== quartz ==
// milestone1
module milestone1 (
	input logic CLOCK_50_I,                    
	input logic resetn,
	input  logic            M1_en,
	output  logic            M1_end,
	output logic   [17:0]   SRAM_address,
	input  logic   [15:0]   SRAM_read_data,
	output logic   [15:0]   SRAM_write_data,
	output logic            SRAM_we_n
);
typedef enum logic [6:0] {
  S_DELAY1,
	S_IDLE,
	IN_S_0,
	IN_S_1,
	IN_S_2,
	IN_S_3,
	IN_S_4,
	IN_S_5,
	IN_S_6,
	IN_S_7,
	IN_S_8,
	IN_S_9,
	IN_S_10,
	IN_S_11,
	IN_S_12,
	IN_S_13,
	IN_S_14,
	IN_S_15,
	IN_S_16,
	IN_S_17,
	IN_S_18,
	IN_S_19,
	IN_S_20,
	IN_S_21,
	CC_S0_0,
	CC_S0_1,
	CC_S0_2,
	CC_S0_3,
	CC_S0_4,
	CC_S0_5,
	CC_S1_0,
	CC_S1_1,
	CC_S1_2,
	CC_S1_3,
	CC_S1_4,
	CC_S1_5,
	EN_S_0,
	EN_S_1,
	EN_S_2,
	EN_S_3,
	EN_S_4,
	EN_S_5,
	EN_S_6,
	EN_S_7,
	EN_S_8,
	EN_S_9,
	EN_S_10,
	EN_S_11,
	EN_S_12,
	EN_S_13,
	EN_S_14,
	EN_S_15,
	EN_S_16,
	EN_S_17,
	EN_S_18,
	EN_S_19,
	EN_S_20,
	EN_S_21,
	EN_S_22,
	EN_S_23,
	EN_S_24,
	EN_S_25,
	EN_S_26,
	EN_S_27
} M1_state;
M1_state state;
parameter Yaddress = 18'd0,
Uaddress = 18'd38400,
Vaddress = 18'd57600,
RGBaddress = 18'd146944;
logic [17:0] data_counter;
logic [17:0] Y_counter;
logic [17:0] RGB_counter;
logic [17:0] U_counter; 
logic [9:0] Vert_count;
logic [9:0] Hori_count;
logic [15:0] Y;
logic [7:0] U [5:0];
logic [7:0] V [5:0];
logic [7:0] Ytest;
logic [7:0] Utest;
logic [7:0] Vtest;
logic [15:0] UPrime;
logic [15:0] VPrime;
logic [32:0] U_Even;
logic [32:0] U_Odd;
logic [32:0] V_Even;
logic [32:0] V_Odd;
logic [15:0] STORY;
logic [15:0] STORU;
logic [15:0] STORV;
  ...
Size in the first run: ~610 flip-flops, about 55 I/O pins, ~63000 um2 of cells after synthesis.
clock: 5.43 ns
lec_check: 0
abc_area: 0
cap_margin: 15
core_margin: 2
core_utilization: 70
cts_cluster_size: 14
setup_slack_margin: 1.56
slew_margin: 20
run.sh (not shown) runs the stock make flow with config.mk's settings and CLKGATE_MAP_FILE=.
Status: quartz FAILED at global routing (5_1_grt) (tool error)
Edits applied to the flow inputs when going from quartz to yarrow:
# quartz
export LEC_CHECK = 0
export ABC_AREA = 0
export CAP_MARGIN = 15
export CORE_MARGIN = 2
export CORE_UTILIZATION = 70
export CTS_CLUSTER_SIZE = 14
export SETUP_SLACK_MARGIN = 1.56
export SLEW_MARGIN = 20
create_clock -name core_clock -period 5.43 [get_ports {CLOCK_50_I}]
# yarrow
export LEC_CHECK = 0
export ABC_AREA = 1
export CAP_MARGIN = 15
export CORE_MARGIN = 2
export CORE_UTILIZATION = 70
export CTS_CLUSTER_SIZE = 14
export SLEW_MARGIN = 20
create_clock -name core_clock -period 5.43 [get_ports {CLOCK_50_I}]
--- outcome ---
Stage in which a tool error killed yarrow: global routing (5_1_grt).
Taking quartz as the reference, in yarrow number of enable flip-flop cells now sits at about the same level, fraction of the yosys area taken by sequential cells fell 1.5 points.
Against quartz, chip area in yarrow came out worse.
quartz -> yarrow: number of placed I/O pins delta 0, exact match
The die span in x reported for yarrow is greater than that of quartz by about 3.2%.

* * *

Starting RTL as in the previous note.
## milestone1
module milestone1 (
	input logic CLOCK_50_I,                    
	input logic resetn,
	input  logic            M1_en,
	output  logic            M1_end,
	output logic   [17:0]   SRAM_address,
	input  logic   [15:0]   SRAM_read_data,
	output logic   [15:0]   SRAM_write_data,
	output logic            SRAM_we_n
);
Settings: LEC_CHECK=0, ABC_AREA=1, CAP_MARGIN=20, CORE_ASPECT_RATIO=0.5, CORE_MARGIN=2, CORE_UTILIZATION=72, CTS_CLUSTER_DIAMETER=363, CTS_CLUSTER_SIZE=96, PLACE_DENSITY=0.41, SETUP_SLACK_MARGIN=0.31, SLEW_MARGIN=20; clock period 7.03 ns.
The baseline ended with an error in global routing (5_1_grt).
Edit:
ABC_AREA = not set   (was 1)
CORE_ASPECT_RATIO = not set   (was 0.5)
CORE_UTILIZATION = 29   (was 72)
CTS_CLUSTER_DIAMETER = not set   (was 363)
CTS_CLUSTER_SIZE = not set   (was 96)
PLACE_DENSITY = not set   (was 0.41)
SETUP_SLACK_MARGIN = not set   (was 0.31)
clock period = 12.5 ns   (was 7.03 ns; I/O delays follow)
What happened: The changed run completed without violations. Die area climbs by well over a third. Synthesized area drops by a few percent. Synthesized cell count drops by about a fifth.
Edit:
CORE_UTILIZATION = 40   (was 29)
GPL_ROUTABILITY_DRIVEN = 0   (was not set)
TNS_END_PERCENT = 30   (was not set)
clock period = 13.0 ns   (was 12.5 ns; I/O delays follow)
Result: The changed run completed with no timing, DRC or antenna violations; clock-buffer cell count is higher by 1; non-clock buffer count is lower by 33; via count is higher by about 0.7%; synthesized area is unchanged.
Edit:
CORE_UTILIZATION = 65   (was 40)
GPL_ROUTABILITY_DRIVEN = not set   (was 0)
TNS_END_PERCENT = not set   (was 30)
clock period = 10.1 ns   (was 13.0 ns; I/O delays follow)
Synthesized area stays the same.
Synthesized cell count stays the same.
Register-to-register slack got worse by 550 ps.

* * *

Starting RTL as in the previous note.
==> flow/config.mk <==
export PLATFORM = sky130hd
export DESIGN_NAME = milestone1
export DESIGN_NICKNAME = milestone1
export VERILOG_FILES = /design/flow/design.v
export SDC_FILE = /design/flow/constraint.sdc
export NUM_CORES = 4
export LEC_CHECK = 0
export CAP_MARGIN = 20
export CORE_MARGIN = 2
export CORE_UTILIZATION = 70
export CTS_CLUSTER_DIAMETER = 235
export CTS_CLUSTER_SIZE = 41
export HOLD_SLACK_MARGIN = 0.29
export MAX_ROUTING_LAYER = met4
export PLACE_DENSITY_LB_ADDON = 0.02
export SETUP_SLACK_MARGIN = 0.34
export SLEW_MARGIN = 20
==> flow/constraint.sdc <==
create_clock -name core_clock -period 6.55 [get_ports {CLOCK_50_I}]
set_input_delay 1.3100 -clock core_clock [delete_from_list [all_inputs] [get_ports {CLOCK_50_I}]]
set_output_delay 1.3100 -clock core_clock [all_outputs]
set_load 0.01 [all_outputs]
The starting point never finished: it broke off in global routing (5_1_grt), error GRT-0116.
Edit:
- CORE_UTILIZATION: 70 -> 40
- CTS_CLUSTER_DIAMETER: 235 -> not set
- CTS_CLUSTER_SIZE: 41 -> not set
- HOLD_SLACK_MARGIN: 0.29 -> not set
- MAX_ROUTING_LAYER: met4 -> not set
- PLACE_DENSITY_LB_ADDON: 0.02 -> not set
- SETUP_SLACK_MARGIN: 0.34 -> not set
- clock period: 6.55 -> 10.9 ns (I/O delays scaled with it)
Outcome: With this change the flow produced a clean layout. Area after synthesis stays the same. Die area climbs by about 70%. Synthesized cell count does not change.
Edit:
- CORE_UTILIZATION: 40 -> 65
- clock period: 10.9 -> 10.2 ns (I/O delays scaled with it)
=> Setup slack is worse by 0.12 ns. Area after synthesis stays the same. Flip-flop count stays the same. Global-route usage rises by 15 points. Register-to-register slack got worse by 0.12 ns.
Edit:
- CORE_UTILIZATION: 65 -> 40
- clock period: 10.2 -> 13.0 ns (I/O delays scaled with it)
Outcome: First-iteration DRC count drops by 28%; global-route usage drops by 15 points; hold slack is worse by 0.0033 ns; fmax drops by 18%; core utilization drops by 31 points; via count drops by 6.1%; cell area drops by 4.6%; synthesized area stays the same.
Edit:
- ABC_AREA: not set -> 0
- CAP_MARGIN: 20 -> 30
- CORE_ASPECT_RATIO: not set -> 0.89
- CORE_MARGIN: 2 -> 4
- CORE_UTILIZATION: 40 -> 38
- GPL_ROUTABILITY_DRIVEN: not set -> 0
- GPL_TIMING_DRIVEN: not set -> 1
- HOLD_SLACK_MARGIN: not set -> 0.28
- MAX_ROUTING_LAYER: not set -> met4
- SETUP_SLACK_MARGIN: not set -> 0.08
- TNS_END_PERCENT: not set -> 5
Routed wire length drops slightly.
Setup slack improves by 0.051 ns.
Final area is about the same.
Worst hold slack improves by 0.0036 ns.
Non-clock buffer count drops by 1.
Die size climbs by a little under a tenth.
Edit:
- ABC_AREA: 0 -> 1
- CORE_MARGIN: 4 -> 3
- GPL_TIMING_DRIVEN: 1 -> 0
- SETUP_SLACK_MARGIN: 0.08 -> not set
What happened: The changed run completed with no timing, DRC or antenna violations; critical path depth is lower by 5; clock-buffer cell count is higher by 17; cell count is higher by 26%; register-to-register slack is worse by 0.25 ns; design area is higher by about 7%; first-iteration DRC count is higher by 48%; sequential cell count does not change; worst setup slack is worse by 0.25 ns.
